Setup of run 1:
// FAdd
module FAdd(
    input rst,
    input clk,
    input  [31:0]               a,
    input  [31:0]               b,
    output reg [31:0]           c,
    output reg [2:0]           state
);
Size in the first run: roughly 100 I/O pins, ~0.013 mm2 of cells after synthesis.
make LEC_CHECK=0 CAP_MARGIN=20 CORE_ASPECT_RATIO=1.03 CORE_MARGIN=3 CORE_UTILIZATION=70 CTS_CLUSTER_DIAMETER=28 GPL_ROUTABILITY_DRIVEN=1 MIN_ROUTING_LAYER=met1 SETUP_SLACK_MARGIN=1.05 SLEW_MARGIN=20 TNS_END_PERCENT=95 finish   # period 3.67 ns
run.sh (not shown) runs the stock make flow with config.mk's settings and CLKGATE_MAP_FILE=.
Run 1: GRT-0116 in global routing -> run aborted
Edits applied to the flow inputs when going from run 1 to run 2:
--- a/flow/config.mk
+++ b/flow/config.mk
@@ -9,9 +9,8 @@
 export CORE_ASPECT_RATIO = 1.03
 export CORE_MARGIN = 3
-export CORE_UTILIZATION = 70
-export CTS_CLUSTER_DIAMETER = 28
+export CORE_UTILIZATION = 58
+export CTS_CLUSTER_DIAMETER = 29
 export GPL_ROUTABILITY_DRIVEN = 1
 export MIN_ROUTING_LAYER = met1
-export SETUP_SLACK_MARGIN = 1.05
+export SETUP_SLACK_MARGIN = 0.19
 export SLEW_MARGIN = 20
-export TNS_END_PERCENT = 95
==> flow/constraint.sdc <==
create_clock -name core_clock -period 3.3 [get_ports {clk}]
set_input_delay 0.6600 -clock core_clock [delete_from_list [all_inputs] [get_ports {clk}]]
set_output_delay 0.6600 -clock core_clock [all_outputs]
set_load 0.01 [all_outputs]
Results
- Although run 2 finished all stages, its layout failed final checks on setup timing.
- On horizontal extent of the die, the higher figure sits with run 2, not run 1.
- As far as area fraction in and, or, nand and nor cells goes, run 2 and run 1 are indistinguishable; the numbers are identical.
- Re synthesized area: no difference whatsoever between run 2 and run 1.
- Relative to run 1, standard cell core area has increased by about 20% in run 2.
- Lower post-place instance area goes to run 1 over run 2.
Inputs modified between run 2 and run 3:
==> flow/config.mk <==
export PLATFORM = sky130hd
export DESIGN_NAME = FAdd
export DESIGN_NICKNAME = FAdd
export VERILOG_FILES = /design/flow/design.v
export SDC_FILE = /design/flow/constraint.sdc
export NUM_CORES = 4
export LEC_CHECK = 0
export ABC_AREA = 1
export CAP_MARGIN = 40
export CELL_PAD_IN_SITES_DETAIL_PLACEMENT = 2
export CORE_ASPECT_RATIO = 0.67
export CORE_MARGIN = 9
export CORE_UTILIZATION = 40
export CTS_CLUSTER_DIAMETER = 181
export GPL_ROUTABILITY_DRIVEN = 0
export GPL_TIMING_DRIVEN = 0
export HOLD_SLACK_MARGIN = 0.04
export MIN_ROUTING_LAYER = met1
export PLACE_DENSITY_LB_ADDON = 0.27
export SETUP_SLACK_MARGIN = 0.67
export SLEW_MARGIN = 20
==> comparison <==
Run 3 failed in detailed placement with DPL-0033. From run 3 to run 2, post-synthesis register bit count did not move at all. The higher floorplan net count came out of run 3. Summary — fraction of the mapped netlist area in simple logic gates, run 3 relative to run 2: higher, by 18 points. Taking run 2 as 1.0, run 3 lands at 1.6 on cell total in the yosys stat output. Compared with run 2, area after synthesis in run 3 increased by more than 10%.
Input-level comparison between run 4 and run 3:
--- a/flow/config.mk
+++ b/flow/config.mk
@@ -8,12 +8,13 @@
 export ABC_AREA = 1
 export CAP_MARGIN = 40
-export CELL_PAD_IN_SITES_DETAIL_PLACEMENT = 2
+export CELL_PAD_IN_SITES_DETAIL_PLACEMENT = 0
 export CORE_ASPECT_RATIO = 0.67
 export CORE_MARGIN = 9
 export CORE_UTILIZATION = 40
 export CTS_CLUSTER_DIAMETER = 181
-export GPL_ROUTABILITY_DRIVEN = 0
+export GPL_ROUTABILITY_DRIVEN = 1
 export GPL_TIMING_DRIVEN = 0
 export HOLD_SLACK_MARGIN = 0.04
+export MAX_ROUTING_LAYER = met4
 export MIN_ROUTING_LAYER = met1
 export PLACE_DENSITY_LB_ADDON = 0.27
==> comparison <==
Tool error DPL-0033 stopped run 3 during detailed placement; no final results. Every stage of the flow completed for run 4, and the final layout passed the timing, design-rule and antenna checks. Any difference in post-synth net total between run 4 and run 3 is small enough to ignore. Re number of top-level pins: no difference whatsoever between run 3 and run 4. Reported for run 3 and run 4, number of enable flip-flop cells turned out identical to the last digit.
Changes in run 5 relative to run 4:
==> flow/config.mk <==
export PLATFORM = sky130hd
export DESIGN_NAME = FAdd
export DESIGN_NICKNAME = FAdd
export VERILOG_FILES = /design/flow/design.v
export SDC_FILE = /design/flow/constraint.sdc
export NUM_CORES = 4
export LEC_CHECK = 0
export CAP_MARGIN = 20
export CORE_ASPECT_RATIO = 1.03
export CORE_MARGIN = 3
export CORE_UTILIZATION = 40
export CTS_CLUSTER_DIAMETER = 395
export CTS_CLUSTER_SIZE = 99
export GPL_ROUTABILITY_DRIVEN = 1
export MIN_ROUTING_LAYER = met1
export PLACE_DENSITY_LB_ADDON = 0.27
export SETUP_SLACK_MARGIN = -0.26
export SLEW_MARGIN = 20
Results
Of run 4 and run 5, only run 4 finishes the flow clean. Run 5: all stages done; final checks FAILED (setup timing). Comparing run 4 and run 5, the lower total power is on run 5. Taking run 5 over run 4, the area used by multi-input combinational logic ratio works out to 0.808. [run 5] cell area fell 0.0025 mm2 relative to run 4. Global placement routability congestion: lower on run 5. Taking run 4 as the reference, in run 5 post-synth net total shows a reduction of about 36%, post-synthesis to final-layout area growth shows an increase of 6.2 points. In the tables for run 4 and run 5, final hold slack reads higher with run 5. Global-route wire length before repair in run 5 vs run 4: down 25%. For summed instance area of the synthesized netlist, dividing the value from run 5 by the value from run 4 gives 0.834. Time the final worst path needs with I/O delays and setup was higher in run 5 than in run 4.
Relative to run 5, the following input files were edited for run 6:
==> flow/config.mk <==
export PLATFORM = sky130hd
export DESIGN_NAME = FAdd
export DESIGN_NICKNAME = FAdd
export VERILOG_FILES = /design/flow/design.v
export SDC_FILE = /design/flow/constraint.sdc
export NUM_CORES = 4
export LEC_CHECK = 0
export CAP_MARGIN = 20
export CORE_MARGIN = 2
export CORE_UTILIZATION = 40
export SLEW_MARGIN = 20
==> flow/constraint.sdc <==
create_clock -name core_clock -period 10.0 [get_ports {clk}]
set_input_delay 2.0000 -clock core_clock [delete_from_list [all_inputs] [get_ports {clk}]]
set_output_delay 2.0000 -clock core_clock [all_outputs]
set_load 0.01 [all_outputs]
--- outcome ---
Going from run 5 to run 6, the number of vias per cell after detailed routing was found to have gone up by 0.36.
Run 6 reached the end of the flow, and the finished layout is clean on the timing, design-rule and antenna checks.
NOTE: total power in run 6 falls short of that of run 5
Summary of run 6 over run 5: global-route met3 utilization has increased; net switching power figure has decreased.
Power and IR drop assume default switching activity.
